==> flow/design.v (excerpt) <==
module microP(
    input clk,
    input reset,
    output [7:0] imem_addr,
    input [16:0] imem_data,
    output [7:0] dmem_addr,
    output [7:0] dmem_wdata,
    output dmem_we,
    input [7:0] dmem_rdata,
    input [7:0] data_in,
    output out_we,
    output [7:0] data_out_col,
    output [7:0] data_out_addr
    );
reg [7:0] PC;
wire [7:0] PC_1 = PC + 8'd1;
assign imem_addr = PC;
reg [16:0] IR;
reg [7:0] PC_1_d;
wire RW_d, PS_d, MW_d, MA_d, MB_d, CS_d, OW_d, IE_d;
wire [2:0] DA_d, AA_d, BA_d, SH_d;
wire [1:0] MD_d, BS_d;
wire [3:0] FS_d;
instruction_decoder DEC(
    .instruction(IR),
    .RW(RW_d), .DA(DA_d), .MD(MD_d), .BS(BS_d), .PS(PS_d), .MW(MW_d),
    .FS(FS_d), .MA(MA_d), .MB(MB_d), .AA(AA_d), .BA(BA_d), .CS(CS_d),
    .SH(SH_d), .output_write_enable(OW_d), .input_enable(IE_d)
    );
wire [7:0] a_data, b_data, reg_d;
wire RW_w;
wire [2:0] DA_w;
register REGFILE(
  ...
Settings: LEC_CHECK=0, CAP_MARGIN=20, CORE_MARGIN=2, CORE_UTILIZATION=68, CTS_CLUSTER_DIAMETER=228, CTS_CLUSTER_SIZE=37, SETUP_SLACK_MARGIN=-0.26, SLEW_MARGIN=20; clock period 3.51 ns.
run.sh (not shown) runs the stock make flow with config.mk's settings and CLKGATE_MAP_FILE=.
The starting point never finished: it broke off in 5_1_grt.
==> next run, changes <==
- CTS_CLUSTER_DIAMETER: 228 -> 79
- CTS_CLUSTER_SIZE: 37 -> 36
- SETUP_SLACK_MARGIN: -0.26 -> not set
- clock period: 3.51 -> 3.63 ns (I/O delays scaled with it)
=> The changed run ended with an error in 5_1_grt; synthesized area does not change; synthesized cell count does not change; die area is unchanged.
==> next run, changes <==
- CORE_UTILIZATION: 68 -> 66
- CTS_CLUSTER_DIAMETER: 79 -> not set
- CTS_CLUSTER_SIZE: 36 -> not set
Result: Now the flow finished but fails on setup timing. Die area climbs by a few percent. Area after synthesis stays the same. Synthesized cell count does not change.
==> next run, changes <==
- CORE_UTILIZATION: 66 -> 64
- clock period: 3.63 -> 2.5 ns (I/O delays scaled with it)
After rerunning:
- Now the flow died in 5_1_grt with GRT-0116
- die area rises by a few percent
- synthesized cell count stays the same
- synthesized area is unchanged
==> next run, changes <==
- CORE_ASPECT_RATIO: not set -> 1.05
- CORE_UTILIZATION: 64 -> 59
- clock period: 2.5 -> 5.0 ns (I/O delays scaled with it)
Now the flow went through all stages and came out clean.
Synthesized cell count stays the same.
Die area goes up by a little under a tenth.
Synthesized area does not change.

* * *

microP again, from the RTL that the note above started with.
clock: 3.18 ns
lec_check: 0
abc_area: 1
cap_margin: 20
cell_pad_in_sites_detail_placement: 2
core_margin: 9
core_utilization: 40
cts_cluster_diameter: 23
cts_cluster_size: 70
max_routing_layer: met4
place_density: 0.6
setup_slack_margin: 0.35
slew_margin: 10
tns_end_percent: 45
The baseline never finished: it broke off in 4_1_cts with DPL-0033.
Then changed:
- ABC_AREA: 1 -> default
- CELL_PAD_IN_SITES_DETAIL_PLACEMENT: 2 -> default
- CORE_MARGIN: 9 -> 2
- CORE_UTILIZATION: 40 -> 65
- CTS_CLUSTER_DIAMETER: 23 -> default
- CTS_CLUSTER_SIZE: 70 -> 33
- MAX_ROUTING_LAYER: met4 -> default
- SETUP_SLACK_MARGIN: 0.35 -> default
- SLEW_MARGIN: 10 -> 20
- TNS_END_PERCENT: 45 -> default
- clock period: 3.18 -> 3.34 ns (I/O delays scaled with it)
The changed run failed in 5_1_grt.
Synthesized area is lower by 1.6%.
Synthesized cell count falls by 28%.
Die area falls by 48%.
Then changed:
- CORE_UTILIZATION: 65 -> 61
- CTS_CLUSTER_SIZE: 33 -> 42
After rerunning:
- Now the flow completed, yet does not pass: setup timing
- die size increases by 6.3%
- area after synthesis stays the same
- synthesized cell count stays the same
Then changed:
- ABC_AREA: default -> 1
- CORE_UTILIZATION: 61 -> 72
- CTS_CLUSTER_SIZE: 42 -> 98
- clock period: 3.34 -> 3.18 ns (I/O delays scaled with it)
This time the run failed in 5_1_grt. Synthesized cell count increases by 38%. Area after synthesis increases by 1.7%. Die size decreases by 13%.

* * *

build 69:
Starting RTL as in the previous note.
clock: 3.82 ns
lec_check: 0
abc_area: 0
cap_margin: 25
cell_pad_in_sites_global_placement: 0
core_margin: 2
core_utilization: 66
cts_cluster_diameter: 103
max_routing_layer: met4
min_routing_layer: met1
place_density: 0.59
setup_slack_margin: 1.08
slew_margin: 15
tns_end_percent: 80
As the logs show, build 69 stopped at global routing (5_1_grt) after a tool error, so it never reached the end of the flow.
Setup changes, build 69 to build 4
-- flow/config.mk --
<<< build 69, line 11
export CORE_MARGIN = 2
export CORE_UTILIZATION = 66
export CTS_CLUSTER_DIAMETER = 103
>>> build 4, line 11
export CORE_MARGIN = 7
export CORE_UTILIZATION = 72
<<< build 69, line 17
export SETUP_SLACK_MARGIN = 1.08
>>> build 4, line 16
export SETUP_SLACK_MARGIN = 0.55
==> flow/constraint.sdc <==
create_clock -name core_clock -period 1.86 [get_ports {clk}]
set_input_delay 0.3720 -clock core_clock [delete_from_list [all_inputs] [get_ports {clk}]]
set_output_delay 0.3720 -clock core_clock [all_outputs]
set_load 0.01 [all_outputs]
Build 4: it failed during clock tree synthesis (4_1_cts), and the tool reported DPL-0038.
Where placeable core region is concerned, build 69 is outperformed by build 4.
The final weighted congestion in routability-driven placement number comes out lower for build 69 vs build 4.
Compared with build 69, build 4 shows a row count that is 2 lower.
Horizontal die size was higher in build 4 than in build 69.
Comparing build 4 with build 69, the post-synthesis sequential area ratio came out essentially unchanged.
Sort build 4 and build 69 by instance count after placement with tap cells included desc -> top: build 4
Build 4 -> build 69: number of unique standard cell types used by synthesis delta 0, exact match
On synthesized cell count, build 4 and build 69 are neck and neck.
Vertical die dimension up about 4% in build 4 wrt build 69
In the flow results for build 4 and build 69, the floorplan-stage core utilization is larger on build 4.
NOTE die size build 69->build 4 increased by a little under 10%
> inputs changed (build 4 -> build 46)
-- flow/config.mk --
<<< build 4, line 11
export CORE_MARGIN = 7
export CORE_UTILIZATION = 72
>>> build 46, line 11
export CORE_MARGIN = 2
export CORE_UTILIZATION = 69
<<< build 4, line 16
export SETUP_SLACK_MARGIN = 0.55
>>> build 46, line 16
==> flow/constraint.sdc <==
create_clock -name core_clock -period 3.44 [get_ports {clk}]
set_input_delay 0.6880 -clock core_clock [delete_from_list [all_inputs] [get_ports {clk}]]
set_output_delay 0.6880 -clock core_clock [all_outputs]
set_load 0.01 [all_outputs]
==> results <==
- Build 46 did not finish: a tool error stopped it during global routing (5_1_grt).
- Final HPWL from detailed placement: build 46 better than build 4
- Build 4 → build 46: vertical die dimension went down; I/O pin count did not really move.
- The net count entering floorplan was comparable across build 4 and build 46.
- NOTE cell area after placement build 4->build 46 decreased by a little under 10%
- Per the comparison of build 46 with build 4, width of the chip went down by 5.8%; die size shows a reduction of 11%; area of the synthesized netlist per yosys stat closely matched the old numbers; number of placed cells counting well taps now smaller.
- Placement row count was higher in the run labelled build 46.
Here is what was changed in the inputs of build 57 compared with build 46.
-- flow/config.mk --
<<< build 46, line 11
export CORE_MARGIN = 2
export CORE_UTILIZATION = 69
>>> build 57, line 11
export CORE_MARGIN = 7
export CORE_UTILIZATION = 70
export CTS_CLUSTER_DIAMETER = 346
export CTS_CLUSTER_SIZE = 88
<<< build 46, line 15
export PLACE_DENSITY = 0.59
>>> build 57, line 17
export PLACE_DENSITY_LB_ADDON = 0.3
export SETUP_SLACK_MARGIN = 0.64
<<< build 46, line 17
export TNS_END_PERCENT = 80
>>> build 57, line 20
export TNS_END_PERCENT = 20
==> flow/constraint.sdc <==
create_clock -name core_clock -period 5.23 [get_ports {clk}]
set_input_delay 1.0460 -clock core_clock [delete_from_list [all_inputs] [get_ports {clk}]]
set_output_delay 1.0460 -clock core_clock [all_outputs]
set_load 0.01 [all_outputs]
==> results <==
Of build 46 and build 57, just one finished clean: build 57. Build 46 never completed, since it errored out during global routing (5_1_grt). Build 57 vs. build 46: total half-perimeter wirelength after legalization and detailed placement lost 3.1%, cell area after placement went down 8.0%. Build 57 vs. build 46: area of the die went up by about 16%. Between build 46 and build 57, number of instances resized during post-cts repair is lower for build 57, build 46 comes in above that. Build 57 ended up with a higher worst slack at placement than build 46 did. Total nets after synthesis: build 57 vs build 46 identical. Cell row count, build 57 vs build 46: down by a few percent.

* * *

== run A ==
microP again, from the RTL that the note above started with.
clock: 3.18 ns
lec_check: 0
cap_margin: 20
cell_pad_in_sites_detail_placement: 2
core_margin: 9
core_utilization: 40
cts_cluster_diameter: 23
cts_cluster_size: 70
max_routing_layer: met4
place_density: 0.6
slew_margin: 10
FAIL run A @ clock tree synthesis (4_1_cts): tool exited with error
Relative to run A, the following input files were edited for run B:
- CORE_MARGIN now 2, was 9
- SLEW_MARGIN now 20, was 10
- CTS_CLUSTER_SIZE no longer set, was 70
- CTS_CLUSTER_DIAMETER no longer set, was 23
- the clock period (ns, I/O delays scaled along) now 5.0, was 3.18
- Run B vs. run A: die outline width dropped 14 µm; complex-gate fraction of the synthesized area barely changed; instance tally after logic synthesis barely changed; simple-gate area share of the yosys netlist barely changed; final RePlAce weighted congestion barely changed.
- On xor and xnor fraction of the mapped netlist area, run A tracks run B almost exactly.
- In the tables for run A and run B, chip height reads higher with run A.
- The area of the chip number comes out higher for run A vs run B.
- Placed instance area in run B is about 10% lower than in run A
- | share of the yosys chip area belonging to registers | run B vs run A | ≈ equal |
- As far as mean instance size in the synthesized netlist goes, run A and run B are indistinguishable; the numbers are identical.
- Every stage of the flow completed for run B, and the final layout passed the timing, DRC and antenna checks.
### run B -> run C
- MAX_ROUTING_LAYER removed (was met4)
- CELL_PAD_IN_SITES_DETAIL_PLACEMENT removed (was 2)
Results
- Summary: with run B as the reference, average wire per cell in the routed design in run C moved down by more than a quarter.
- Run C does better than run B on first-iteration DRC count.
- Run C ends up with lower final weighted congestion in routability-driven placement than run B does.
- Run C leaves more setup margin than run B.
- Compared with run B, in run C global-route usage fell by 9.5 points; sequential share of layout area now sits at about the same level; source-to-sink clock delay at the later pin of the worst-skew pair now smaller; die width neither gained nor lost much.
- In the metrics for run C and run B, the one carrying the lower met1 track demand over resource is run C.
Relative to run C, the following input files were edited for run D:
- a deleted PLACE_DENSITY that had been 0.6
- an added GPL_ROUTABILITY_DRIVEN of 0
- a change of CORE_UTILIZATION from 40 to 38
- a change of CORE_MARGIN from 2 to 9
- a change of SLEW_MARGIN from 20 to 15
- an added CTS_CLUSTER_SIZE of 89
- an added SETUP_SLACK_MARGIN of 1.17
- an added CORE_ASPECT_RATIO of 1.05
- an added ABC_AREA of 1
- an added GPL_TIMING_DRIVEN of 1
- an added CELL_PAD_IN_SITES_GLOBAL_PLACEMENT of 3
## What came out
Re endpoint arrival time on the critical path: run C was higher than run D. Run D vs. run C: routed length on met2 has increased; power rose about 44%; clock transition at the register clock pins on the worst setup and hold paths after CTS about even. NOTE: count of vias placed by the detailed router in run D exceeds that of run C. | global-route met2 utilization | lower: run C |. Run D vs run C, post-CTS setup repair buffer count went up by 4.
Input-level comparison between run E and run D:
- putting CTS_CLUSTER_DIAMETER at 237 where nothing was set
- swapping 15 for 25 in SLEW_MARGIN
- putting MIN_ROUTING_LAYER at met1 where nothing was set
- swapping 89 for 12 in CTS_CLUSTER_SIZE
- putting CELL_PAD_IN_SITES_DETAIL_PLACEMENT at 1 where nothing was set
- swapping 5.0 for 6.34 in the clock period (ns, I/O delays scaled along)
- Run E reports a higher total via count after detailed routing than run D does.
- Comparing run D against run E, there is no change at all in area share of xor/xnor cells in the synthesized design.
- Setup slack after layout, run D and run E, lower one = run D.
- | wire length after detailed routing | run E vs run D | 3.4% higher |
The inputs of run F differ from those of run E as listed below.
- CTS_CLUSTER_DIAMETER removed (was 237)
- SETUP_SLACK_MARGIN removed (was 1.17)
- CELL_PAD_IN_SITES_DETAIL_PLACEMENT removed (was 1)
- MIN_ROUTING_LAYER removed (was met1)
- CORE_UTILIZATION changed from 38 to 59
- GPL_TIMING_DRIVEN changed from 1 to 0
- CELL_PAD_IN_SITES_GLOBAL_PLACEMENT removed (was 3)
- GPL_ROUTABILITY_DRIVEN removed (was 0)
- CTS_CLUSTER_SIZE changed from 12 to 89
- SLEW_MARGIN changed from 25 to 15
- CORE_MARGIN changed from 9 to 5
- the clock period (ns, I/O delays scaled along) changed from 6.34 to 5.0
Run F has sequential-cell power consumption above what run E had.
Lower met1 track demand over resource in global routing was reported by run E, not run F.
Compared with run E, in run F via count saw an increase, clock tree buffer depth saw little to no change, global-route track usage on met2 saw an increase, flip-flop and latch count after synthesis saw little to no change.
Compared with run E, run F has less setup slack.
Standard-cell row count, run F and run E: higher on run E
Core util | run F vs run E | run F higher
| total cell area at the placement stage | higher: run F |

* * *

Starting RTL as in the previous note.
Settings: LEC_CHECK=0, ABC_AREA=0, CAP_MARGIN=25, CELL_PAD_IN_SITES_DETAIL_PLACEMENT=0, CELL_PAD_IN_SITES_GLOBAL_PLACEMENT=1, CORE_MARGIN=3, CORE_UTILIZATION=25, CTS_CLUSTER_DIAMETER=350, GPL_ROUTABILITY_DRIVEN=1, MAX_ROUTING_LAYER=met5, MIN_ROUTING_LAYER=met1, PLACE_DENSITY_LB_ADDON=0.18, SETUP_SLACK_MARGIN=-0.29, SLEW_MARGIN=15, TNS_END_PERCENT=80; clock period 6.53 ns.
The first run finished clean.
Rerun with:
Settings changed: CELL_PAD_IN_SITES_DETAIL_PLACEMENT 0 to not set, CORE_MARGIN 3 to 7, CORE_UTILIZATION 25 to 31, CTS_CLUSTER_DIAMETER 350 to not set, GPL_ROUTABILITY_DRIVEN 1 to not set, MAX_ROUTING_LAYER met5 to met4, MIN_ROUTING_LAYER met1 to met2, PLACE_DENSITY set to 0.59, PLACE_DENSITY_LB_ADDON 0.18 to not set, SETUP_SLACK_MARGIN -0.29 to 1.15.
Clock period 6.53 ns to 5.23 ns, I/O delays scaled along.
Routed wire length grows by 2.1%.
Power grows by 29%.
Final cell count shrinks by 3.7%.
Die size shrinks by 12%.
Design area grows by 5.1%.
Rerun with:
Settings changed: CELL_PAD_IN_SITES_GLOBAL_PLACEMENT 1 to 2, CORE_UTILIZATION 31 to 30, CTS_CLUSTER_DIAMETER set to 346, CTS_CLUSTER_SIZE set to 88, MIN_ROUTING_LAYER met2 to met1, PLACE_DENSITY 0.59 to 0.88, SETUP_SLACK_MARGIN 1.15 to 0.64, TNS_END_PERCENT 80 to 20.
=> Clock power goes down by about 7%. Sequential power stays flat. Die area goes up by 3.1%. Count of clock-buffer cells in the layout grows by 4. Synthesized cell count is unchanged. Combinational power falls by about 17%. Setup slack gets worse by 0.27 ns. Final area goes down by about 5.5%.
Rerun with:
Settings changed: CELL_PAD_IN_SITES_GLOBAL_PLACEMENT 2 to 0, CORE_UTILIZATION 30 to 60, PLACE_DENSITY 0.88 to 0.39, SETUP_SLACK_MARGIN 0.64 to not set.
Power rose by 5.1%.
Synthesized area does not change.
Final cell count drops by 13%.

* * *

Starting RTL as in the previous note.
// microP
module microP(
    input clk,
    input reset,
    output [7:0] imem_addr,
    input [16:0] imem_data,
    output [7:0] dmem_addr,
    output [7:0] dmem_wdata,
    output dmem_we,
    input [7:0] dmem_rdata,
    input [7:0] data_in,
    output out_we,
    output [7:0] data_out_col,
    output [7:0] data_out_addr
    );
clock: 3.36 ns
lec_check: 0
abc_area: 0
cap_margin: 20
cell_pad_in_sites_detail_placement: 2
core_aspect_ratio: 1.52
core_margin: 9
core_utilization: 40
cts_cluster_diameter: 23
cts_cluster_size: 35
gpl_routability_driven: 0
max_routing_layer: met4
place_density: 0.6
setup_slack_margin: 0.35
slew_margin: 5
tns_end_percent: 45
The starting point never finished: it broke off in global routing (5_1_grt) with ODB-0269.
Next try:
==> flow/config.mk (replaced) <==
export PLATFORM = sky130hd
export DESIGN_NAME = microP
export DESIGN_NICKNAME = microP
export VERILOG_FILES = /design/flow/design.v
export SDC_FILE = /design/flow/constraint.sdc
export NUM_CORES = 4
export LEC_CHECK = 0
export CAP_MARGIN = 20
export CORE_MARGIN = 2
export CORE_UTILIZATION = 40
export PLACE_DENSITY = 0.6
export SETUP_SLACK_MARGIN = 0.88
export SLEW_MARGIN = 20
==> flow/constraint.sdc (replaced) <==
create_clock -name core_clock -period 4.5 [get_ports {clk}]
set_input_delay 0.9000 -clock core_clock [delete_from_list [all_inputs] [get_ports {clk}]]
set_output_delay 0.9000 -clock core_clock [all_outputs]
set_load 0.01 [all_outputs]
The new run finished clean.
Synthesized area is unchanged.
Synthesized cell count is unchanged.
Die size decreases by 16%.
Next try:
--- a/flow/config.mk
+++ b/flow/config.mk
@@ -7,7 +7,7 @@
 export LEC_CHECK = 0
+export ABC_AREA = 1
 export CAP_MARGIN = 20
 export CORE_MARGIN = 2
-export CORE_UTILIZATION = 40
+export CORE_UTILIZATION = 58
 export PLACE_DENSITY = 0.6
-export SETUP_SLACK_MARGIN = 0.88
 export SLEW_MARGIN = 20
==> flow/constraint.sdc (replaced) <==
create_clock -name core_clock -period 2.83 [get_ports {clk}]
set_input_delay 0.5660 -clock core_clock [delete_from_list [all_inputs] [get_ports {clk}]]
set_output_delay 0.5660 -clock core_clock [all_outputs]
set_load 0.01 [all_outputs]
=>
- The changed run finished but failed the layout checks on setup timing
- total power increases by 130%
- area after synthesis increases by 1.7%
- die area decreases by 29%
- worst hold slack degrades by 0.029 ns
- core utilization increases by 24 points
- setup slack degrades by 0.91 ns
- wire length increases by 14%
- final area increases by 1.2%
- cell count increases by 23%
- critical path depth increases by 15
No activity file was given, so power comes from the tool's default toggle rates.
